== v15 ==
## path_math
module path_math
    (input [11:0] location,  
     input [11:0] target,  
     input [4:0] current_orientation,  
     input clock,
     input enable,
     input reset,
     output reg done,
	  output reg [4:0] needed_orientation,  
     output reg [11:0] move_command);
Size: about 4400 cells after synthesis, ~290 flip-flops.
==> flow/config.mk <==
export PLATFORM = sky130hd
export DESIGN_NAME = path_math
export DESIGN_NICKNAME = path_math
export VERILOG_FILES = /design/flow/design.v
export SDC_FILE = /design/flow/constraint.sdc
export NUM_CORES = 4
export LEC_CHECK = 0
export CAP_MARGIN = 20
export CORE_MARGIN = 2
export CORE_UTILIZATION = 66
export CTS_CLUSTER_SIZE = 47
export MAX_ROUTING_LAYER = met4
export SETUP_SLACK_MARGIN = -0.86
export SLEW_MARGIN = 20
==> flow/constraint.sdc <==
create_clock -name core_clock -period 9.65 [get_ports {clock}]
set_input_delay 1.9300 -clock core_clock [delete_from_list [all_inputs] [get_ports {clock}]]
set_output_delay 1.9300 -clock core_clock [all_outputs]
set_load 0.01 [all_outputs]
run.sh (not shown) runs the stock make flow with config.mk's settings and CLKGATE_MAP_FILE=.
Completing all stages was not enough for v15: its layout failed the final checks because of negative setup slack.
diff inputs: v15 => v34
# v15
export LEC_CHECK = 0
export CAP_MARGIN = 20
export CORE_MARGIN = 2
export CORE_UTILIZATION = 66
export CTS_CLUSTER_SIZE = 47
export MAX_ROUTING_LAYER = met4
export SETUP_SLACK_MARGIN = -0.86
export SLEW_MARGIN = 20
create_clock -name core_clock -period 9.65 [get_ports {clock}]
# v34
export LEC_CHECK = 0
export ABC_AREA = 1
export CAP_MARGIN = 20
export CORE_MARGIN = 2
export CORE_UTILIZATION = 65
export SLEW_MARGIN = 20
create_clock -name core_clock -period 8.41 [get_ports {clock}]
==> comparison <==
The final layout from v34, which completed every stage, passed the timing, DRC and antenna checks at the end of the flow.
v34: global-route usage over all layers 1.8 points above v15
Taking v15 as the reference point, the area fraction in full adders, half adders and majority gates of v34 falls by 2.7 points.
Total wire length after detailed routing in v34 vs v15: up 22000 µm
Summary of v34 over v15: final-layout setup total negative slack increased 710 ps; chip area line of the yosys report increased 6.9%; number of instances in the placed design increased 27%; first-pass GRT wire length increased about 20%.
Inputs modified between v34 and v3:
# v34
export LEC_CHECK = 0
export ABC_AREA = 1
export CAP_MARGIN = 20
export CORE_MARGIN = 2
export CORE_UTILIZATION = 65
export SLEW_MARGIN = 20
create_clock -name core_clock -period 8.41 [get_ports {clock}]
# v3
export LEC_CHECK = 0
export ABC_AREA = 1
export CAP_MARGIN = 20
export CORE_MARGIN = 2
export CORE_UTILIZATION = 72
export CTS_CLUSTER_SIZE = 15
export PLACE_DENSITY_LB_ADDON = 0.16
export SETUP_SLACK_MARGIN = 1.89
export SLEW_MARGIN = 20
create_clock -name core_clock -period 11.8 [get_ports {clock}]
==> comparison <==
The flow did not stop early for v3: all stages ran, and the layout cleared the timing, DRC and antenna checks.
Area growth from synthesis to final layout: v3 lower than v34
For v34, the worst setup path endpoint was x_target[7], unlike v3, where it was om.x_original[7].
Looking at topmost layer with routed signal wires, the met4 result is from v3; the met5 one comes from v34.
The following lists how v29 was set up differently from v3:
# v3
export LEC_CHECK = 0
export ABC_AREA = 1
export CAP_MARGIN = 20
export CORE_MARGIN = 2
export CORE_UTILIZATION = 72
export CTS_CLUSTER_SIZE = 15
export PLACE_DENSITY_LB_ADDON = 0.16
export SETUP_SLACK_MARGIN = 1.89
export SLEW_MARGIN = 20
create_clock -name core_clock -period 11.8 [get_ports {clock}]
# v29
export LEC_CHECK = 0
export CAP_MARGIN = 20
export CORE_MARGIN = 2
export CORE_UTILIZATION = 11
export SLEW_MARGIN = 20
create_clock -name core_clock -period 12.8 [get_ports {clock}]
- Comparing v29 and v3, hold slack is lower on v3.
- Between v3 and v29, multi-input combinational cell area decreased.
- Changes observed in v29 relative to v3: overall routing resource usage lost 31 points.

========
Starting RTL as in the previous note.
==> flow/config.mk <==
export PLATFORM = sky130hd
export DESIGN_NAME = path_math
export DESIGN_NICKNAME = path_math
export VERILOG_FILES = /design/flow/design.v
export SDC_FILE = /design/flow/constraint.sdc
export NUM_CORES = 4
export LEC_CHECK = 0
export ABC_AREA = 1
export CAP_MARGIN = 20
export CORE_MARGIN = 9
export CORE_UTILIZATION = 63
export CTS_CLUSTER_SIZE = 16
export GPL_TIMING_DRIVEN = 0
export HOLD_SLACK_MARGIN = 0.06
export SLEW_MARGIN = 20
==> flow/constraint.sdc <==
create_clock -name core_clock -period 12.0 [get_ports {clock}]
set_input_delay 2.4000 -clock core_clock [delete_from_list [all_inputs] [get_ports {clock}]]
set_output_delay 2.4000 -clock core_clock [all_outputs]
set_load 0.01 [all_outputs]
The first run passed the timing, DRC and antenna checks.
Rerun with:
Settings changed: ABC_AREA 1 to default, CORE_MARGIN 9 to 2, CORE_UTILIZATION 63 to 72, CTS_CLUSTER_SIZE 16 to default, GPL_TIMING_DRIVEN 0 to default, HOLD_SLACK_MARGIN 0.06 to default, MAX_ROUTING_LAYER from default to met4.
Clock period 12.0 ns to 7.36 ns, I/O delays scaled along.
The new run finished with negative setup slack left.
Via count came out lower by 2.0%.
Wire length rises by about 16%.
Sequential cell count does not change.
Utilization went up by 20 points.
Synthesized cell count goes down by 22%.
Synthesized area is lower by 6.4%.

========
Starting RTL as in the previous note.
==> flow/design.v (excerpt) <==
module path_math
    (input [11:0] location,  
     input [11:0] target,  
     input [4:0] current_orientation,  
     input clock,
     input enable,
     input reset,
     output reg done,
	  output reg [4:0] needed_orientation,  
     output reg [11:0] move_command);
clock: 10.1 ns
lec_check: 0
abc_area: 1
cap_margin: 20
cell_pad_in_sites_detail_placement: 1
core_aspect_ratio: 1.07
core_margin: 2
core_utilization: 30
cts_cluster_diameter: 328
gpl_routability_driven: 0
gpl_timing_driven: 1
max_routing_layer: met4
place_density_lb_addon: 0.09
setup_slack_margin: -0.43
slew_margin: 35
tns_end_percent: 15
Rerun with:
ABC_AREA = unset   (was 1)
CELL_PAD_IN_SITES_DETAIL_PLACEMENT = unset   (was 1)
CORE_ASPECT_RATIO = unset   (was 1.07)
CORE_UTILIZATION = 58   (was 30)
CTS_CLUSTER_DIAMETER = unset   (was 328)
GPL_ROUTABILITY_DRIVEN = unset   (was 0)
GPL_TIMING_DRIVEN = unset   (was 1)
MAX_ROUTING_LAYER = unset   (was met4)
PLACE_DENSITY_LB_ADDON = unset   (was 0.09)
SETUP_SLACK_MARGIN = 2.18   (was -0.43)
SLEW_MARGIN = 20   (was 35)
TNS_END_PERCENT = unset   (was 15)
clock period = 8.71 ns   (was 10.1 ns; I/O delays follow)
Effect:
- The changed run completed and failed the layout checks on setup timing
- non-clock buffer count went up by 399
- global-route usage came out higher by 9.6 points
- hold slack improved by 0.032 ns
- die area fell by 51%
- final cell count shrinks by about 24%
- cell area goes up by about 2%
- via count drops by 12%
Rerun with:
CAP_MARGIN = 15   (was 20)
CORE_UTILIZATION = 71   (was 58)
SETUP_SLACK_MARGIN = unset   (was 2.18)
clock period = 7.68 ns   (was 8.71 ns; I/O delays follow)
What happened: The new run completed, yet does not pass: setup timing. Routed wire length grows by 23%. Utilization grows by 16 points. Synthesized area stays the same. Global-route usage grows by 11 points.
Rerun with:
ABC_AREA = 1   (was unset)
CTS_CLUSTER_SIZE = 76   (was unset)
SETUP_SLACK_MARGIN = 0.18   (was unset)
- The new run finished with setup timing left
- core utilization goes up by 1.5 points
- hold slack got worse by 0.039 ns
- die area grows by 6.7%
- design area grows by 8.9%
- setup slack gets better by 0.18 ns
- flip-flop count does not change
- clock skew came out higher by 0.015 ns
- final cell count grows by 25%
Rerun with:
CAP_MARGIN = 20   (was 15)
CORE_UTILIZATION = 72   (was 71)
CTS_CLUSTER_SIZE = 15   (was 76)
SETUP_SLACK_MARGIN = -0.81   (was 0.18)
clock period = 8.22 ns   (was 7.68 ns; I/O delays follow)
=> The new run ran to the end with violations: setup timing. Via count decreases by a little under a tenth. Non-clock buffer count decreases by 194.
Rerun with:
ABC_AREA = unset   (was 1)
CTS_CLUSTER_SIZE = unset   (was 15)
MAX_ROUTING_LAYER = met4   (was unset)
PLACE_DENSITY_LB_ADDON = 0.02   (was unset)
SETUP_SLACK_MARGIN = 2.74   (was -0.81)
clock period = 9.6 ns   (was 8.22 ns; I/O delays follow)
The changed run finished with capacitance limit, slew limit, setup timing left. Non-clock buffer count is lower by 72. Sequential cell count stays the same. Routed wire length falls by 3.6%. Synthesized cell count fell by 22%. Worst setup slack gets better by 0.11 ns. Area after synthesis drops by 6.4%.

========
== yarrow ==
path_math again, from the RTL that the note above started with.
Settings: LEC_CHECK=0, CAP_MARGIN=15, CORE_ASPECT_RATIO=0.9, CORE_MARGIN=2, CORE_UTILIZATION=72, CTS_CLUSTER_SIZE=31, SETUP_SLACK_MARGIN=-0.62, SLEW_MARGIN=40; clock period 6.1 ns.
Although it ran to completion, yarrow produced a layout that fails the final checks because of setup timing.
Relative to yarrow, the following input files were edited for onyx:
Settings: CORE_UTILIZATION now 40, was 72; CORE_ASPECT_RATIO no longer set, was 0.9; CTS_CLUSTER_SIZE no longer set, was 31; SLEW_MARGIN now 20, was 40; SETUP_SLACK_MARGIN no longer set, was -0.62; CAP_MARGIN now 20, was 15; the clock period (ns, I/O delays scaled along) now 11.0, was 6.1.
### Flow results
- onyx completed every stage of the flow, and the final layout passed the timing, DRC and antenna checks.
- Global-route usage over all layers down 21 points in onyx wrt yarrow
- Number of top-level pins: yarrow vs onyx identical
- In the reports for onyx and yarrow, the larger worst reg-to-reg path cell count belongs to onyx.
- Summary of onyx over yarrow: worst path arrival time rose 0.57 ns; clock-cell share of area rose 0.35 points; worst hold slack fell 0.010 ns; routed wire length fell about 30%.
Input-level comparison between amber and onyx:
Settings: swapping 40 for 44 in CORE_UTILIZATION.
For amber, the cell with the largest stage delay on the worst path was sky130_fd_sc_hd__clkdlybuf4s50_1, unlike onyx, where it was sky130_fd_sc_hd__fa_1. Required time reported for the critical path endpoint: amber vs onyx up 0.08 ns. Compared with onyx, in amber final wirelength has decreased; max-slew headroom at the worst pin lost 4.4 points. | fraction of the cycle the final worst path needs | amber vs onyx | ≈ equal |. onyx vs amber, capturing instance or port of the critical path: om.x_original[7] vs x_target[8].

========
Starting RTL as in the previous note.
==> flow/config.mk <==
export PLATFORM = sky130hd
export DESIGN_NAME = path_math
export DESIGN_NICKNAME = path_math
export VERILOG_FILES = /design/flow/design.v
export SDC_FILE = /design/flow/constraint.sdc
export NUM_CORES = 4
export LEC_CHECK = 0
export ABC_AREA = 1
export CAP_MARGIN = 20
export CELL_PAD_IN_SITES_DETAIL_PLACEMENT = 0
export CORE_ASPECT_RATIO = 1.07
export CORE_MARGIN = 2
export CORE_UTILIZATION = 16
export CTS_CLUSTER_DIAMETER = 328
export GPL_ROUTABILITY_DRIVEN = 0
export GPL_TIMING_DRIVEN = 1
export MAX_ROUTING_LAYER = met4
export PLACE_DENSITY_LB_ADDON = 0.27
export SETUP_SLACK_MARGIN = -0.87
export SLEW_MARGIN = 35
export TNS_END_PERCENT = 15
==> flow/constraint.sdc <==
create_clock -name core_clock -period 10.1 [get_ports {clock}]
set_input_delay 2.0200 -clock core_clock [delete_from_list [all_inputs] [get_ports {clock}]]
set_output_delay 2.0200 -clock core_clock [all_outputs]
set_load 0.01 [all_outputs]
The first run completed with no timing, DRC or antenna violations.
Edit:
- CORE_UTILIZATION: 16 -> 72
- CTS_CLUSTER_SIZE: not set -> 13
- PLACE_DENSITY_LB_ADDON: 0.27 -> 0.09
- SETUP_SLACK_MARGIN: -0.87 -> -0.43
- TNS_END_PERCENT: 15 -> 80
- clock period: 10.1 -> 6.98 ns (I/O delays scaled with it)
Effect: With this change the flow died in global routing (5_1_grt) on GRT-0183. Die size decreases by 77%. Synthesized cell count stays the same. Synthesized area does not change.
Edit:
- ABC_AREA: 1 -> not set
- CELL_PAD_IN_SITES_DETAIL_PLACEMENT: 0 -> not set
- CORE_ASPECT_RATIO: 1.07 -> not set
- CORE_UTILIZATION: 72 -> 40
- CTS_CLUSTER_DIAMETER: 328 -> not set
- CTS_CLUSTER_SIZE: 13 -> not set
- GPL_ROUTABILITY_DRIVEN: 0 -> not set
- GPL_TIMING_DRIVEN: 1 -> not set
- MAX_ROUTING_LAYER: met4 -> not set
- PLACE_DENSITY_LB_ADDON: 0.09 -> not set
- SETUP_SLACK_MARGIN: -0.43 -> not set
- SLEW_MARGIN: 35 -> 20
- TNS_END_PERCENT: 80 -> not set
- clock period: 6.98 -> 12.0 ns (I/O delays scaled with it)
The new run produced a clean layout.
Area after synthesis came out lower by a few percent.
Die size is higher by well over a third.
Synthesized cell count goes down by about a fifth.
Edit:
- CORE_UTILIZATION: 40 -> 66
- clock period: 12.0 -> 8.88 ns (I/O delays scaled with it)
Now the flow produced a layout that fails on negative setup slack.
Global-route usage goes up by 12 points.
Worst hold slack barely changes.
Utilization rose by 33 points.
Final area rises by about 7%.
Wire length stays flat.
Flip-flop count is unchanged.
Critical path depth goes up by 2.
Non-clock buffer count goes up by 351.
Setup slack loses 1.2 ns.
Sequential share of layout area came out lower by 1.1 points.

========
Starting RTL as in the previous note.
clock: 7.29 ns
lec_check: 0
cap_margin: 15
core_margin: 2
core_utilization: 72
cts_cluster_diameter: 256
place_density_lb_addon: 0.02
setup_slack_margin: 2.07
slew_margin: 40
The starting point finished with setup timing left.
Change:
CORE_ASPECT_RATIO = 0.9   (was unset)
CTS_CLUSTER_DIAMETER = unset   (was 256)
CTS_CLUSTER_SIZE = 31   (was unset)
PLACE_DENSITY_LB_ADDON = unset   (was 0.02)
SETUP_SLACK_MARGIN = -0.74   (was 2.07)
clock period = 7.31 ns   (was 7.29 ns; I/O delays follow)
Effect: The new run finished with setup timing left. Hold slack stays flat. Non-clock buffer count shrinks by 109. Setup slack gets better by 1100 ps. Cell count shrinks slightly. Synthesized cell count does not change. Cell area shrinks by a few percent. Wire length shrinks by a quarter to a third. Global-route usage shrinks by 3.1 points.
Change:
CORE_ASPECT_RATIO = unset   (was 0.9)
CTS_CLUSTER_DIAMETER = 256   (was unset)
CTS_CLUSTER_SIZE = unset   (was 31)
SETUP_SLACK_MARGIN = -0.73   (was -0.74)
clock period = 7.29 ns   (was 7.31 ns; I/O delays follow)
The changed run finished but fails on setup timing.
Final area went up by 0.82%.
Sequential cell count is unchanged.
Worst hold slack is better by 11 ps.
Count of clock-buffer cells in the layout went down by 11.
Change:
CAP_MARGIN = 20   (was 15)
CTS_CLUSTER_DIAMETER = unset   (was 256)
CTS_CLUSTER_SIZE = 32   (was unset)
SETUP_SLACK_MARGIN = unset   (was -0.73)
SLEW_MARGIN = 20   (was 40)
clock period = 7.75 ns   (was 7.29 ns; I/O delays follow)
=>
- The changed run finished but fails on setup timing
- global-route usage increases by 0.12 points
- setup slack improves by 260 ps
- cell area climbs by 0.72%
